// LearningMachine
module LearningMachine(input clk,rst, start, input [6:0] x1Data,x2Data, input [1:0] tData, output[1:0] signYin, output[13:0] w1,w2,b,Yin,output ReadEn, Ready);
  wire [1:0]Select1, Sel1, Sel2;
  wire  flag, InitYin, InitW1, InitW2, InitB, InitFlag, InitAlpha, LdX1, LdX2, LdT, Select2, LdYin, LdFlag, LdAlphaT, LdW1, LdW2, LdB;
  Controller controller(clk, rst, start, compare, flag, InitYin, InitW1, InitW2, InitB, InitFlag, InitAlpha, LdX1, LdX2, LdT, Select2, LdYin, LdFlag, LdAlphaT, LdW1, LdW2, LdB, ReadEn, Ready, Select1, Sel1, Sel2);
  DataPath datapath(clk,rst, x1Data,x2Data, tData, InitYin, InitW1, InitW2, InitB, InitFlag, InitAlpha, LdX1, LdX2, LdT, Select2, LdYin, LdFlag, LdAlphaT, LdW1, LdW2, LdB, Select1, Sel1, Sel2, compare, flag, signYin, w1,w2,b,Yin);
endmodule
clock: 9.61 ns
lec_check: 0
cap_margin: 10
cell_pad_in_sites_global_placement: 1
core_margin: 6
core_utilization: 55
cts_cluster_diameter: 351
gpl_routability_driven: 0
gpl_timing_driven: 0
max_routing_layer: met4
min_routing_layer: met1
place_density_lb_addon: 0.06
setup_slack_margin: 2.22
slew_margin: 20
tns_end_percent: 55
run.sh (not shown) runs the stock make flow with config.mk's settings and CLKGATE_MAP_FILE=.
The baseline completed without violations.
Edit:
CELL_PAD_IN_SITES_GLOBAL_PLACEMENT = unset   (was 1)
CORE_ASPECT_RATIO = 1.51   (was unset)
CTS_CLUSTER_DIAMETER = 201   (was 351)
CTS_CLUSTER_SIZE = 94   (was unset)
GPL_ROUTABILITY_DRIVEN = unset   (was 0)
GPL_TIMING_DRIVEN = 1   (was 0)
PLACE_DENSITY = 0.35   (was unset)
PLACE_DENSITY_LB_ADDON = unset   (was 0.06)
SETUP_SLACK_MARGIN = unset   (was 2.22)
TNS_END_PERCENT = 5   (was 55)
- via count falls by a few percent
- maximum frequency falls by roughly a tenth
- die size went up slightly
- worst hold slack is worse by 12 ps
- cell area falls by roughly a tenth
- sequential share of layout area is higher by 2.6 points
- cell count fell by a few percent
Edit:
ABC_AREA = 1   (was unset)
CORE_ASPECT_RATIO = unset   (was 1.51)
CORE_MARGIN = 2   (was 6)
CORE_UTILIZATION = 69   (was 55)
CTS_CLUSTER_DIAMETER = 52   (was 201)
CTS_CLUSTER_SIZE = 72   (was 94)
PLACE_DENSITY = unset   (was 0.35)
TNS_END_PERCENT = unset   (was 5)
clock period = 7.81 ns   (was 9.61 ns; I/O delays follow)
Result:
- The new run completed, yet does not pass: setup timing
- worst setup slack gets worse by 740 ps
- via count is higher by 24%
- utilization is higher by 19 points
- die area is lower by 27%
- critical path depth is higher by 12
- clock-buffer cell count is higher by 2
- synthesized area is higher by 2.4%
Edit:
CTS_CLUSTER_DIAMETER = 26   (was 52)
CTS_CLUSTER_SIZE = unset   (was 72)
SETUP_SLACK_MARGIN = 2.25   (was unset)
With this change the flow died in global routing (5_1_grt) with GRT-0232.
Die size does not change.
Synthesized area stays the same.
Synthesized cell count stays the same.

---

== lagoon ==
LearningMachine again, from the RTL that the note above started with.
clock: 12.0 ns
lec_check: 0
cap_margin: 20
core_margin: 9
core_utilization: 40
cts_cluster_diameter: 371
cts_cluster_size: 99
setup_slack_margin: -1.14
slew_margin: 20
lagoon ended with every stage complete and zero timing, DRC or antenna violations.
Here is what was changed in the inputs of raven compared with lagoon.
- setting MAX_ROUTING_LAYER to met4 for the first time
- removing SETUP_SLACK_MARGIN (formerly -1.14)
- setting GPL_ROUTABILITY_DRIVEN to 1 for the first time
- setting TNS_END_PERCENT to 80 for the first time
- removing CTS_CLUSTER_SIZE (formerly 99)
- setting CELL_PAD_IN_SITES_GLOBAL_PLACEMENT to 3 for the first time
- removing CTS_CLUSTER_DIAMETER (formerly 371)
- setting MIN_ROUTING_LAYER to met1 for the first time
- changing SLEW_MARGIN from 20 to 10
- setting CORE_ASPECT_RATIO to 0.67 for the first time
- changing CORE_UTILIZATION from 40 to 18
--- outcome ---
Comparing lagoon against raven, there is no change at all in number of cells traversed by the worst hold path. Delta(routed metal-1 wirelength, raven - lagoon) > 0. Compared to lagoon, the router laid down more metal wire for raven. Count of clock-buffer cells in the layout for raven: 2 up relative to lagoon. raven against lagoon: total global-route track usage moved down; net total in the final layout moved up; design area moved up.
Here is what was changed in the inputs of maple compared with raven.
- CORE_UTILIZATION changed from 18 to 40
- CORE_ASPECT_RATIO removed (was 0.67)
- MAX_ROUTING_LAYER removed (was met4)
- TNS_END_PERCENT removed (was 80)
- SLEW_MARGIN changed from 10 to 20
- GPL_ROUTABILITY_DRIVEN removed (was 1)
- MIN_ROUTING_LAYER removed (was met1)
- CORE_MARGIN changed from 9 to 2
- CELL_PAD_IN_SITES_GLOBAL_PLACEMENT removed (was 3)
- the clock period (ns, I/O delays scaled along) changed from 12.0 to 9.33
raven has completed all stages; timing, DRC and antenna checks passed. maple did not stop at any stage, and its layout met the timing, design-rule and antenna checks. Compared with raven, maple improves time the worst path needs with I/O delays and setup. Combined global-route utilization of all metal layers: maple vs raven up 9.5 points. In the reports for maple and raven, the smaller maximum number of pins on one net before global-route repair belongs to maple.
## Diff of input files: onyx against maple
- CTS_CLUSTER_SIZE newly set to 37
- CORE_UTILIZATION changed from 40 to 72
- the clock period (ns, I/O delays scaled along) changed from 9.33 to 7.94
Results
- maple finished every stage and its layout cleared the timing, design-rule and antenna checks.
- onyx finished all stages; layout check result: FAIL, due to negative setup slack.
- First-iteration DRC count, maple and onyx: larger value in onyx
- Diff maple -> onyx | filler-free cell count of the finished design | decrease of 37
- On number of non-clock buffers: between maple and onyx, it ends up lower for maple.
- Delta (onyx minus maple): critical path required time now smaller, final worst setup slack went down by 0.91 ns.
Setup changes, onyx to willow
- setting PLACE_DENSITY_LB_ADDON to 0.16 for the first time
- setting ABC_AREA to 1 for the first time
- setting CTS_CLUSTER_DIAMETER to 223 for the first time
[summary]
- In willow the implementation ran to completion but is not tape-out ready, as the final checks report negative setup slack.
- Diff willow and onyx: setup slack higher in willow
- Higher adder-cell share of the synthesized area among willow and onyx: onyx
- From onyx to willow, I/O pin count did not move at all.
- Looking at largest fanout on the critical path across willow and onyx, the one that comes out higher is onyx.
The following lists how ember was set up differently from willow:
- PLACE_DENSITY_LB_ADDON: 0.16 -> unset
- ABC_AREA: 1 -> unset
- CTS_CLUSTER_DIAMETER: 223 -> unset
- CTS_CLUSTER_SIZE: 37 -> unset
- CORE_UTILIZATION: 72 -> 40
- the clock period (ns, I/O delays scaled along): 7.94 -> 5.92
--- outcome ---
- ember completed end to end; final checks failed (negative setup slack).
- Final instance area went up by more than 10% going from willow to ember.
- ember vs. willow: number of inserted filler cells in the final layout went up by 200%.
- Going from willow to ember, the final critical-path required period was found to have gone down by 0.40 ns.
- ember vs willow: count of non-CTS buffers in the layout up in ember
- Re headroom to the max-slew limit: ember and willow aren't equal, and the lower value belongs to ember.
- Diff willow -> ember | global-route usage | decrease of 17 points
